Design UART_FIFO, start of the top module:
module UART_FIFO(
    input clk,
    input reset,
    input [7:0] data_in,
    input data_valid,
    output [7:0] data_out
    );
For scale: about 1500 cells after synthesis, ~400 flip-flops, ~19 I/O pins, roughly 0.019 mm2 of cells after synthesis.
clock: 3.43 ns
lec_check: 0
cap_margin: 20
cell_pad_in_sites_detail_placement: 0
cell_pad_in_sites_global_placement: 0
core_aspect_ratio: 0.91
core_margin: 2
core_utilization: 72
cts_cluster_diameter: 38
gpl_routability_driven: 1
place_density_lb_addon: 0.2
setup_slack_margin: 1.01
slew_margin: 0
run.sh (not shown) runs the stock make flow with config.mk's settings and CLKGATE_MAP_FILE=.
==> next run, changes <==
- ABC_AREA: default -> 1
- CELL_PAD_IN_SITES_DETAIL_PLACEMENT: 0 -> default
- CELL_PAD_IN_SITES_GLOBAL_PLACEMENT: 0 -> default
- CORE_ASPECT_RATIO: 0.91 -> default
- CTS_CLUSTER_DIAMETER: 38 -> default
- CTS_CLUSTER_SIZE: default -> 79
- GPL_ROUTABILITY_DRIVEN: 1 -> default
- PLACE_DENSITY_LB_ADDON: 0.2 -> 0.19
- SLEW_MARGIN: 0 -> 20
After rerunning:
- The new run finished with timing, DRC and antenna clean
- die area rose by a few percent
- wire length rose by a little under a tenth
- worst setup slack is better by 0.17 ns
- non-clock buffer count fell by 37
- via count rose by a quarter to a third
- power fell by a little under a tenth
==> next run, changes <==
- ABC_AREA: 1 -> default
- CTS_CLUSTER_DIAMETER: default -> 25
- CTS_CLUSTER_SIZE: 79 -> default
- PLACE_DENSITY: default -> 0.35
- PLACE_DENSITY_LB_ADDON: 0.19 -> default
- SETUP_SLACK_MARGIN: 1.01 -> 1.02
Final cell count came out lower by a quarter to a third.
Design area came out higher by a little under a tenth.
Wire length came out higher by a little under a tenth.
Global-route usage came out higher by 0.77 points.
Worst setup slack gets worse by 0.18 ns.
Area after synthesis came out lower by a few percent.
Sequential power came out higher by a few percent.
Die size came out lower by a few percent.
Register-to-register slack gets worse by 0.18 ns.
==> next run, changes <==
- ABC_AREA: default -> 1
- CTS_CLUSTER_DIAMETER: 25 -> default
- CTS_CLUSTER_SIZE: default -> 72
- PLACE_DENSITY: 0.35 -> default
- PLACE_DENSITY_LB_ADDON: default -> 0.19
- SETUP_SLACK_MARGIN: 1.02 -> 1.01
What happened:
- die area is higher by 6.2%
- clock-buffer cell count is lower by 54
- register-to-register slack gains 0.18 ns
- final area is lower by 7.1%
- cell count is higher by 41%
- non-clock buffer count is lower by 38
- total power is lower by 31%

UART_FIFO again, from the RTL that the note above started with.
clock: 9.6 ns
lec_check: 0
abc_area: 1
cap_margin: 20
core_aspect_ratio: 0.89
core_margin: 2
core_utilization: 72
cts_cluster_diameter: 95
cts_cluster_size: 15
gpl_routability_driven: 0
gpl_timing_driven: 1
place_density_lb_addon: 0.05
setup_slack_margin: 1.16
slew_margin: 20
The baseline finished with timing, DRC and antenna clean.
Then changed:
- ABC_AREA: 1 -> default
- CORE_ASPECT_RATIO: 0.89 -> default
- CTS_CLUSTER_DIAMETER: 95 -> default
- CTS_CLUSTER_SIZE: 15 -> default
- GPL_ROUTABILITY_DRIVEN: 0 -> default
- GPL_TIMING_DRIVEN: 1 -> default
- PLACE_DENSITY_LB_ADDON: 0.05 -> 0.0
- SETUP_SLACK_MARGIN: 1.16 -> 1.02
- clock period: 9.6 -> 3.43 ns (I/O delays scaled with it)
After rerunning: The new run ran to the end with no violations; core utilization rose by 6.7 points; hold slack is worse by 65 ps; synthesized area fell by 6.0%; sequential cell count stays the same; power rose to 3.3 times its value; non-clock buffer count rose by 39.
Then changed:
- ABC_AREA: default -> 1
- CTS_CLUSTER_SIZE: default -> 72
- GPL_ROUTABILITY_DRIVEN: default -> 0
- PLACE_DENSITY_LB_ADDON: 0.0 -> default
- SETUP_SLACK_MARGIN: 1.02 -> 1.01
The new run produced a clean layout. Worst setup slack is better by 64 ps. Non-clock buffer count shrinks by 10. Die area rises by 6.2%. Clock skew hardly moves. Global-route usage rises by 6.3 points. Critical path depth is higher by 3.

Setup of build 87:
Starting RTL as in the previous note.
export LEC_CHECK = 0
export CAP_MARGIN = 20
export CELL_PAD_IN_SITES_DETAIL_PLACEMENT = 0
export CELL_PAD_IN_SITES_GLOBAL_PLACEMENT = 0
export CORE_ASPECT_RATIO = 0.91
export CORE_MARGIN = 2
export CORE_UTILIZATION = 72
export CTS_CLUSTER_DIAMETER = 38
export CTS_CLUSTER_SIZE = 18
export GPL_ROUTABILITY_DRIVEN = 1
export HOLD_SLACK_MARGIN = -0.08
export PLACE_DENSITY_LB_ADDON = 0.2
export SETUP_SLACK_MARGIN = 1.01
export SLEW_MARGIN = 15
create_clock -name core_clock -period 3.43 [get_ports {clk}]
Here is what was changed in the inputs of build 68 compared with build 87.
- PLACE_DENSITY: unset -> 0.35
- CTS_CLUSTER_SIZE: 18 -> 99
- PLACE_DENSITY_LB_ADDON: 0.2 -> unset
- ABC_AREA: unset -> 1
Synthesized cell count, build 87 and build 68: larger value in build 68
Across build 87 and build 68, none had a timing, DRC or antenna violation.
Going from build 87 to build 68, area of the multi-input gates now larger, die width now larger.
For build 87, the endpoint of the worst setup timing path was m2.F4.rd_data[2]$_DFFE_PP0P_, unlike build 68, where it was m2.F4.rd_data[3]$_DFFE_PP0P_.
Build 68 has more setup slack than build 87.
Compared with build 87, build 68 shows global router's overall resource usage higher by 5.7 points.
Summary of build 68 over build 87: combinational power -about 27%; total power after layout -about 6.5%.
What build 69 does differently from build 68 at the input level:
- removing CTS_CLUSTER_DIAMETER (formerly 38)
- removing GPL_ROUTABILITY_DRIVEN (formerly 1)
- removing PLACE_DENSITY (formerly 0.35)
- changing SETUP_SLACK_MARGIN from 1.01 to -0.11
- removing HOLD_SLACK_MARGIN (formerly -0.08)
- removing CORE_ASPECT_RATIO (formerly 0.91)
- removing CELL_PAD_IN_SITES_GLOBAL_PLACEMENT (formerly 0)
- changing CTS_CLUSTER_SIZE from 99 to 72
- changing SLEW_MARGIN from 15 to 20
- removing CELL_PAD_IN_SITES_DETAIL_PLACEMENT (formerly 0)
Findings:
Build 69 ran to completion and came out clean on the timing, DRC and antenna checks.
Relative to build 68, signed area change from the synthesized netlist to the final layout decreased by 2.7 points in build 69.
NOTE: via count in build 69 falls short of that of build 68
Taking build 68 as the reference, in build 69 final area decreased about 2.5%, count of clock-buffer cells in the layout increased about 30%.
For build 34, these inputs were changed with respect to build 69:
- PLACE_DENSITY_LB_ADDON: unset -> 0.19
- CTS_CLUSTER_SIZE: 72 -> 80
- SETUP_SLACK_MARGIN: -0.11 -> 1.01
Build 69 has lower count of cell instances traversed by the critical path than build 34.
For final standard cell count with taps included and fillers excluded, build 69 and build 34 come out practically identical.
Looking at register-to-register slack, build 34 sits 0.33 ns higher than build 69 does.
In terms of net switching power of the design, build 69 and build 34 differ only marginally.
Sort build 69 and build 34 by part of the power in registers desc -> top: build 69

Starting RTL as in the previous note.
Settings: LEC_CHECK=0, CAP_MARGIN=20, CELL_PAD_IN_SITES_DETAIL_PLACEMENT=0, CELL_PAD_IN_SITES_GLOBAL_PLACEMENT=3, CORE_ASPECT_RATIO=1.83, CORE_MARGIN=4, CORE_UTILIZATION=54, CTS_CLUSTER_SIZE=98, GPL_ROUTABILITY_DRIVEN=1, MAX_ROUTING_LAYER=met4, PLACE_DENSITY_LB_ADDON=0.2, SETUP_SLACK_MARGIN=0.06, SLEW_MARGIN=0; clock period 4.32 ns.
The first run ran to the end with no violations.
Change:
Settings changed: CELL_PAD_IN_SITES_DETAIL_PLACEMENT 0 to default, CELL_PAD_IN_SITES_GLOBAL_PLACEMENT 3 to default, CORE_ASPECT_RATIO 1.83 to default, CORE_MARGIN 4 to 2, CORE_UTILIZATION 54 to 66, CTS_CLUSTER_SIZE 98 to default, GPL_ROUTABILITY_DRIVEN 1 to default, MAX_ROUTING_LAYER met4 to default, PLACE_DENSITY_LB_ADDON 0.2 to default, SETUP_SLACK_MARGIN 0.06 to default, SLEW_MARGIN 0 to 20.
Clock period 4.32 ns to 6.19 ns, I/O delays scaled along.
Result: Clock power decreases by 23%. Non-clock buffer count decreases by 7. Hold slack improves by 0.0039 ns. Sequential share of layout area came out lower by 0.16 points. Area after synthesis is unchanged. Final area grows by 0.33%. Register-to-register slack is better by 1.9 ns. Die area goes down by 21%. Clock skew came out higher by 0.0083 ns. Setup slack gains 1.9 ns.
Change:
Settings changed: CTS_CLUSTER_DIAMETER from default to 30, MAX_ROUTING_LAYER from default to met4, SETUP_SLACK_MARGIN from default to 2.26.
Clock period 6.19 ns to 15.5 ns, I/O delays scaled along.
Effect: Utilization rises by 4.7 points; via count rises by 3.3%; routed wire length rises by 4.2%; worst hold slack got worse by 0.0044 ns.
Change:
Settings changed: CORE_UTILIZATION 66 to 40, CTS_CLUSTER_DIAMETER 30 to default, MAX_ROUTING_LAYER met4 to default, SETUP_SLACK_MARGIN 2.26 to default.
Clock period 15.5 ns to 6.18 ns, I/O delays scaled along.
After rerunning: The new run produced a clean layout. Cell area falls by a few percent. Wire length fell by a few percent. Register-to-register slack loses 9.5 ns. Global-route usage is lower by 14 points. Via count falls by a few percent. Utilization drops by 32 points. Non-clock buffer count is lower by 3. Combinational power grows by well over a third. Power climbs by well over a third. Worst setup slack degrades by 7.9 ns. Clock power increases by well over a third.
Change:
Settings changed: CORE_UTILIZATION 40 to 72, SETUP_SLACK_MARGIN from default to 1.01.
Clock period 6.18 ns to 3.43 ns, I/O delays scaled along.
Register-to-register slack is worse by 2.2 ns.
Cell count fell by roughly a tenth.
Non-clock buffer count goes up by 40.
Change:
Settings changed: ABC_AREA from default to 1, CTS_CLUSTER_SIZE from default to 86, HOLD_SLACK_MARGIN from default to 0.29, PLACE_DENSITY_LB_ADDON from default to 0.2, SETUP_SLACK_MARGIN 1.01 to -0.24.
=> Final area went up by about 1.1%; sequential share of layout area went down by 0.55 points; core utilization went down by 4.4 points.
No activity file was given, so power comes from the tool's default toggle rates.
